==> run Z <==
==> flow/design.v <==
module caesar_cipher (
   input            clk
  ,input            rst_n
  ,input            ptxt_valid  
  ,input            mode  
  ,input            key_shift_dir_1  
  ,input            key_shift_dir_3  
  ,input      [4:0] key_shift_num_1  
  ,input      [4:0] key_shift_num_3  
  ,input      [7:0] ptxt_char
  ,output reg [7:0] ctxt_char
  ,output reg       err_invalid_key_shift_num
  ,output reg       err_invalid_ptxt_char
  ,output reg       ctx_ready
);
  localparam NUL_CHAR = 8'h00;
  localparam UPPERCASE_A_CHAR = 8'h41;
  localparam UPPERCASE_Z_CHAR = 8'h5A;
  localparam LOWERCASE_A_CHAR = 8'h61;
  localparam LOWERCASE_Z_CHAR = 8'h7A;
  wire       ptxt_char_is_uppercase_letter;
  wire       ptxt_char_is_lowercase_letter;
  wire       ptxt_char_is_letter;
  wire	     err_invalid_key_shift_num_wire;
  wire 	     err_invalid_ptxt_char_wire;
  wire  [4:0] key_shift_num_x;  
  reg  [7:0] sub_letter;
  assign err_invalid_key_shift_num_wire = key_shift_num_1 > 26 || key_shift_num_3 > 26 || key_shift_num_1==key_shift_num_3;
  assign ptxt_char_is_uppercase_letter = (ptxt_char >= UPPERCASE_A_CHAR) &&
                                         (ptxt_char <= UPPERCASE_Z_CHAR);
  assign ptxt_char_is_lowercase_letter = (ptxt_char >= LOWERCASE_A_CHAR) &&
                                         (ptxt_char <= LOWERCASE_Z_CHAR);
  assign ptxt_char_is_letter = ptxt_char_is_uppercase_letter ||
                               ptxt_char_is_lowercase_letter;
  assign err_invalid_ptxt_char_wire = !ptxt_char_is_letter;
  assign key_shift_num_x = (key_shift_num_1 + key_shift_num_3) < 27 ?  (key_shift_num_1 + key_shift_num_3) :  (key_shift_num_1 + key_shift_num_3)  -  5'b11011;
  always @ (*)
    if(!mode) begin  
        if(!key_shift_dir_1 && !key_shift_dir_3) begin
            sub_letter = ptxt_char + {3'b000, key_shift_num_1} + {3'b000, key_shift_num_x} + {3'b000, key_shift_num_3};
            if(ptxt_char_is_uppercase_letter && (sub_letter > UPPERCASE_Z_CHAR))begin
                sub_letter -= 8'h1A;
				if(sub_letter > UPPERCASE_Z_CHAR)begin
					sub_letter -= 8'h1A;
					if(sub_letter > UPPERCASE_Z_CHAR)
						sub_letter -= 8'h1A;
						else 
							sub_letter = sub_letter;
				end
				else 
					sub_letter = sub_letter;
			end 
			else sub_letter = sub_letter;
            if(ptxt_char_is_lowercase_letter && (sub_letter > LOWERCASE_Z_CHAR))begin
                sub_letter -= 8'h1A;
				 if(sub_letter > LOWERCASE_Z_CHAR)begin
					sub_letter -= 8'h1A;
					if(sub_letter > LOWERCASE_Z_CHAR)
						sub_letter -= 8'h1A;
					else 
						sub_letter = sub_letter;
				end
				 else 
					sub_letter = sub_letter;
			end
			else
				sub_letter = sub_letter;
        end
        else if(!key_shift_dir_1 && key_shift_dir_3) begin
            sub_letter = ptxt_char + {3'b000, key_shift_num_1} - {3'b000, key_shift_num_x} - {3'b000, key_shift_num_3};
            if(ptxt_char_is_uppercase_letter && (sub_letter > UPPERCASE_Z_CHAR))begin
                sub_letter -= 8'h1A;
                if(sub_letter > UPPERCASE_Z_CHAR)
                    sub_letter -= 8'h1A;
                else
                    sub_letter = sub_letter;
            end
            else if(ptxt_char_is_lowercase_letter && (sub_letter > LOWERCASE_Z_CHAR))begin
                sub_letter -= 8'h1A;
                if(sub_letter > LOWERCASE_Z_CHAR)
                    sub_letter -= 8'h1A;
                else
                    sub_letter = sub_letter;
            end
            else if(ptxt_char_is_uppercase_letter && (sub_letter < UPPERCASE_A_CHAR)) begin
                sub_letter += 8'h1A;
                if(sub_letter < UPPERCASE_A_CHAR)
                    sub_letter += 8'h1A;
                else
                    sub_letter = sub_letter;
            end
            else if(ptxt_char_is_lowercase_letter && (sub_letter < LOWERCASE_A_CHAR))begin
                sub_letter += 8'h1A;
                if(sub_letter < LOWERCASE_A_CHAR)
                    sub_letter += 8'h1A;
                else
                    sub_letter = sub_letter;
			end
			else 
				sub_letter = sub_letter;
        end
        else if(key_shift_dir_1 && !key_shift_dir_3) begin
            sub_letter = ptxt_char - {3'b000, key_shift_num_1} - {3'b000, key_shift_num_x} + {3'b000, key_shift_num_3};
            if(ptxt_char_is_uppercase_letter && (sub_letter > UPPERCASE_Z_CHAR))begin
                sub_letter -= 8'h1A;
                if(sub_letter > UPPERCASE_Z_CHAR)
                    sub_letter -= 8'h1A;
                else
                    sub_letter = sub_letter;
            end
            else if(ptxt_char_is_lowercase_letter && (sub_letter > LOWERCASE_Z_CHAR))begin
                sub_letter -= 8'h1A;
                if(sub_letter > LOWERCASE_Z_CHAR)
                    sub_letter -= 8'h1A;
                else
                    sub_letter = sub_letter;
            end
            else if(ptxt_char_is_uppercase_letter && (sub_letter < UPPERCASE_A_CHAR))begin
                sub_letter += 8'h1A;
                if(sub_letter < UPPERCASE_A_CHAR)
                    sub_letter += 8'h1A;
                else
                    sub_letter = sub_letter;
            end
            else if(ptxt_char_is_lowercase_letter && (sub_letter < LOWERCASE_A_CHAR))begin
                sub_letter += 8'h1A;
                if(sub_letter < LOWERCASE_A_CHAR)
                    sub_letter += 8'h1A;
                else
                    sub_letter = sub_letter;
            end
			else 
				sub_letter = sub_letter;
        end
		else if(key_shift_dir_1 && key_shift_dir_3) begin
            sub_letter = ptxt_char - {3'b000, key_shift_num_1} + {3'b000, key_shift_num_x} - {3'b000, key_shift_num_3};
            if(ptxt_char_is_uppercase_letter && (sub_letter < UPPERCASE_A_CHAR))begin
                sub_letter += 8'h1A;
				 if((sub_letter < UPPERCASE_A_CHAR))
					sub_letter += 8'h1A;
				else
					sub_letter = sub_letter;
			end
			else
				sub_letter = sub_letter;
            if(ptxt_char_is_lowercase_letter && (sub_letter < LOWERCASE_A_CHAR))begin
                sub_letter += 8'h1A;
				  if((sub_letter < LOWERCASE_A_CHAR))
					sub_letter += 8'h1A;
				  else
					sub_letter = sub_letter;
			end
			else
				sub_letter = sub_letter;
        end
		else
			sub_letter = NUL_CHAR;
    end
    else begin  
        if(!key_shift_dir_1 && !key_shift_dir_3) begin
            sub_letter = ptxt_char - {3'b000, key_shift_num_1} - {3'b000, key_shift_num_x} - {3'b000, key_shift_num_3};
            if(ptxt_char_is_uppercase_letter && (sub_letter < UPPERCASE_A_CHAR || sub_letter > 200))begin
                sub_letter += 8'h1A;
				 if(sub_letter < UPPERCASE_A_CHAR  || sub_letter > 200)begin
					sub_letter += 8'h1A;
					if(sub_letter < UPPERCASE_A_CHAR  || sub_letter > 200 )
						sub_letter += 8'h1A;
					else
						sub_letter = sub_letter;
				end
				else
					sub_letter = sub_letter;
			end
			else
				sub_letter = sub_letter;
            if(ptxt_char_is_lowercase_letter && (sub_letter < LOWERCASE_A_CHAR))begin
                sub_letter += 8'h1A;
				if(sub_letter < LOWERCASE_A_CHAR)begin
					sub_letter += 8'h1A;
					if(sub_letter < LOWERCASE_A_CHAR)
						sub_letter += 8'h1A;
					else
						sub_letter = sub_letter;
				end
				else
					sub_letter = sub_letter;
			end
			else
				sub_letter = sub_letter;			
        end
        else if(!key_shift_dir_1 && key_shift_dir_3) begin
            sub_letter = ptxt_char - {3'b000, key_shift_num_1} + {3'b000, key_shift_num_x} + {3'b000, key_shift_num_3};
            if(ptxt_char_is_uppercase_letter && (sub_letter > UPPERCASE_Z_CHAR))begin
                sub_letter -= 8'h1A;
                if(sub_letter > UPPERCASE_Z_CHAR)
                    sub_letter -= 8'h1A;
                else
                    sub_letter = sub_letter;
            end
            else if(ptxt_char_is_lowercase_letter && (sub_letter > LOWERCASE_Z_CHAR))begin
                sub_letter -= 8'h1A;
                if(sub_letter > LOWERCASE_Z_CHAR)
                    sub_letter -= 8'h1A;
                else
                    sub_letter = sub_letter;
            end
            else if(ptxt_char_is_uppercase_letter && (sub_letter < UPPERCASE_A_CHAR))begin
                sub_letter += 8'h1A;
                if(sub_letter < UPPERCASE_A_CHAR)
                    sub_letter += 8'h1A;
                else
                    sub_letter = sub_letter;
            end
            else if(ptxt_char_is_lowercase_letter && (sub_letter < LOWERCASE_A_CHAR))begin
                sub_letter += 8'h1A;
                if(sub_letter < LOWERCASE_A_CHAR)
                    sub_letter += 8'h1A;
                else
                    sub_letter = sub_letter;
            end
			else
				sub_letter = sub_letter;
        end
        else if(key_shift_dir_1 && !key_shift_dir_3) begin
            sub_letter = ptxt_char + {3'b000, key_shift_num_1} + {3'b000, key_shift_num_x} - {3'b000, key_shift_num_3};
            if(ptxt_char_is_uppercase_letter && (sub_letter > UPPERCASE_Z_CHAR))begin
                sub_letter -= 8'h1A;
                if(sub_letter > UPPERCASE_Z_CHAR)
                    sub_letter -= 8'h1A;
                else
                    sub_letter = sub_letter;
            end
            else if(ptxt_char_is_lowercase_letter && (sub_letter > LOWERCASE_Z_CHAR))begin
                sub_letter -= 8'h1A;
                if(sub_letter > LOWERCASE_Z_CHAR)
                    sub_letter -= 8'h1A;
                else
                    sub_letter = sub_letter;
            end
            else if(ptxt_char_is_uppercase_letter && (sub_letter < UPPERCASE_A_CHAR))begin
                sub_letter += 8'h1A;
                if(sub_letter < UPPERCASE_A_CHAR)
                    sub_letter += 8'h1A;
                else
                    sub_letter = sub_letter;
            end
            else if(ptxt_char_is_lowercase_letter && (sub_letter < LOWERCASE_A_CHAR))begin
                sub_letter += 8'h1A;
                if(sub_letter < LOWERCASE_A_CHAR)
                    sub_letter += 8'h1A;
                else
                    sub_letter = sub_letter;
            end
			else
				sub_letter = sub_letter;
        end
        else if(key_shift_dir_1 && key_shift_dir_3) begin
            sub_letter = ptxt_char + {3'b000, key_shift_num_1} - {3'b000, key_shift_num_x} + {3'b000, key_shift_num_3};
             if(ptxt_char_is_uppercase_letter && (sub_letter > UPPERCASE_Z_CHAR))begin
                sub_letter -= 8'h1A;
				if((sub_letter > UPPERCASE_Z_CHAR))
					sub_letter -= 8'h1A;
				else
					sub_letter = sub_letter;
			end
			else
				sub_letter = sub_letter;
            if(ptxt_char_is_lowercase_letter && (sub_letter > LOWERCASE_Z_CHAR))begin
                sub_letter -= 8'h1A;
				 if((sub_letter > LOWERCASE_Z_CHAR))
					sub_letter -= 8'h1A;
				 else
					sub_letter = sub_letter;
			end
			else
				sub_letter = sub_letter;
        end
		else
			sub_letter = NUL_CHAR;
    end
  always @ (posedge clk or negedge rst_n)
    if(!rst_n)begin
      ctx_ready <= 1'b0;
      ctxt_char <= NUL_CHAR;
      err_invalid_key_shift_num <= 1'b0;
	  err_invalid_ptxt_char <=1'b0;
	  end
    else if(err_invalid_ptxt_char_wire || err_invalid_key_shift_num_wire || !ptxt_valid) begin
      ctx_ready <= 1'b0;
      ctxt_char <= NUL_CHAR;
	  err_invalid_key_shift_num <= 1'b1;
	  err_invalid_ptxt_char <=1'b1;
	  end
    else begin
      ctx_ready <= 1'b1;
      ctxt_char <= sub_letter;
	  err_invalid_key_shift_num <= 1'b0;
	  err_invalid_ptxt_char <=1'b0;
	  end
endmodule
==> flow/run.sh <==
#!/bin/bash
# the make line also repeats each setting of config.mk as NAME=value (left out here)
make -C /OpenROAD-flow-scripts/flow DESIGN_CONFIG=/design/flow/config.mk WORK_HOME=/design/flow/orfs CLKGATE_MAP_FILE= finish
==> flow/config.mk <==
export PLATFORM = sky130hd
export DESIGN_NAME = caesar_cipher
export DESIGN_NICKNAME = caesar_cipher
export VERILOG_FILES = /design/flow/design.v
export SDC_FILE = /design/flow/constraint.sdc
export NUM_CORES = 4
export LEC_CHECK = 0
export ABC_AREA = 0
export CAP_MARGIN = 20
export CELL_PAD_IN_SITES_DETAIL_PLACEMENT = 0
export CORE_ASPECT_RATIO = 1.15
export CORE_MARGIN = 4
export CORE_UTILIZATION = 68
export CTS_CLUSTER_DIAMETER = 46
export CTS_CLUSTER_SIZE = 97
export GPL_ROUTABILITY_DRIVEN = 1
export GPL_TIMING_DRIVEN = 0
export MAX_ROUTING_LAYER = met4
export MIN_ROUTING_LAYER = met1
export SLEW_MARGIN = 35
==> flow/constraint.sdc <==
create_clock -name core_clock -period 14.0 [get_ports {clk}]
set_input_delay 2.8000 -clock core_clock [delete_from_list [all_inputs] [get_ports {clk}]]
set_output_delay 2.8000 -clock core_clock [all_outputs]
set_load 0.01 [all_outputs]
==> inputs of run C, as changes to run Z <==
==> flow/config.mk (replaced) <==
export PLATFORM = sky130hd
export DESIGN_NAME = caesar_cipher
export DESIGN_NICKNAME = caesar_cipher
export VERILOG_FILES = /design/flow/design.v
export SDC_FILE = /design/flow/constraint.sdc
export NUM_CORES = 4
export LEC_CHECK = 0
export CAP_MARGIN = 20
export CORE_MARGIN = 2
export CORE_UTILIZATION = 58
export SETUP_SLACK_MARGIN = 3.28
export SLEW_MARGIN = 20
==> flow/constraint.sdc (replaced) <==
create_clock -name core_clock -period 11.2 [get_ports {clk}]
set_input_delay 2.2400 -clock core_clock [delete_from_list [all_inputs] [get_ports {clk}]]
set_output_delay 2.2400 -clock core_clock [all_outputs]
set_load 0.01 [all_outputs]
==> comparison <==
- In run C the via count is higher than in run Z, by 6.2%.
- Between run Z and run C, the lower first-iteration DRC count is in run Z (gap 1.1%, measured against run C).
- Area after synthesis is the same in run Z and run C.
- Between run Z and run C, the lower sequential share of layout area is in run C (gap 0.24 points).
- In run Z the core utilization is lower than in run C, by 0.63 points.
- Critical path depth: run C is higher than run Z (2).
==> figures <==
| metric | run C | run Z |
|---|---|---|
| Count of input and output buffers | 34 | 31 |
| Crit-path max cell delay | 560 ps | 770 ps |
| Layout-to-synthesis area ratio | 1.280x | 1.074x |
| Core area | 26900 um^2 | 22700 um^2 |
| Dominant cell type by count on the critical path | sky130_fd_sc_hd__buf_4 | sky130_fd_sc_hd__ha_1 |
| Post-cts resize count | 158 | 23 |
| Violation count after the first detailed-routing iteration | 2165 | 2141 |
| Post-route insts no fill | 2898 | 2648 |
| Multi-input combinational area share | 0.804 | 0.881 |
| Floorplan core density | 0.588 | 0.694 |
| WP buf/inv | 10 | 5 |
| Result of the run | finished clean | finished clean |
| Area of the multi-input gates | 16200 um^2 | 14900 um^2 |
| Number of warnings in the stage logs | 134 | 131 |
| Avg Vias per Cell | 6.77 | 6.98 |

==> inputs of run a <==
// caesar_cipher: RTL as listed in full above, without the edits since
Settings: LEC_CHECK=0, ABC_AREA=1, CAP_MARGIN=15, CELL_PAD_IN_SITES_DETAIL_PLACEMENT=0, CELL_PAD_IN_SITES_GLOBAL_PLACEMENT=0, CORE_MARGIN=2, CORE_UTILIZATION=71, CTS_CLUSTER_DIAMETER=60, GPL_TIMING_DRIVEN=1, MIN_ROUTING_LAYER=met1, PLACE_DENSITY_LB_ADDON=0.1, SLEW_MARGIN=20, TNS_END_PERCENT=65; clock period 9.86 ns.
run.sh (not shown) runs the stock make flow with config.mk's settings and CLKGATE_MAP_FILE=.
==> run b: changes against run a <==
Settings changed: ABC_AREA 1 to unset, CAP_MARGIN 15 to 20, CELL_PAD_IN_SITES_DETAIL_PLACEMENT 0 to unset, CELL_PAD_IN_SITES_GLOBAL_PLACEMENT 0 to unset, CORE_UTILIZATION 71 to 68, CTS_CLUSTER_DIAMETER 60 to unset, GPL_TIMING_DRIVEN 1 to unset, MIN_ROUTING_LAYER met1 to unset, PLACE_DENSITY_LB_ADDON 0.1 to unset, TNS_END_PERCENT 65 to 5.
==> flow/constraint.sdc (replaced) <==
create_clock -name core_clock -period 10.6 [get_ports {clk}]
set_input_delay 2.1200 -clock core_clock [delete_from_list [all_inputs] [get_ports {clk}]]
set_output_delay 2.1200 -clock core_clock [all_outputs]
set_load 0.01 [all_outputs]
==> comparison <==
- Run b did not get past global routing (ODB-0269). Run a produced a clean layout.
- In run a the area after synthesis is smaller than in run b, by about 11%.
- Of run b and run a, run b has the higher die size (gap 17%, measured against run a).
- Against run a, the synthesized cell count of run b is smaller by 8.0%.
==> figures <==
	run a	run b
Compound Share, Synth	17.4%	33.6%
Yosys chip area	0.0140 mm^2	0.0158 mm^2
Area after detailed placement	0.0148 mm^2	0.0192 mm^2
Post-place setup slack	-0.114 ns	-0.902 ns
Result of the run	finished clean	aborted with a tool error
Stage where the flow stopped	-	global routing
Top cell type by instance count after synthesis	nand2_1	nor2_1
Core area	0.0195 mm^2	0.0227 mm^2
Mux cell area share after synthesis	0.0713%	3.87%
Number of placed instances, taps included	2,804	2,919
Mean post-synth cell area	5.61 um^2	6.86 um^2
Max-area cell share	19.1%	13.5%
Xor/xnor share	7.94%	12.1%
Cell type with the largest total area after synthesis	nand2_1	ha_1
Final weighted congestion in routability-driven placement	1.05	1.10
HPWL after detailed placement	36.3 mm	46.9 mm
Horizontal die dimension	145 um	156 um
Syn Inst Count	2,502	2,302
Yosys stat cell total	2,502	2,302
Cell Rows	51	55
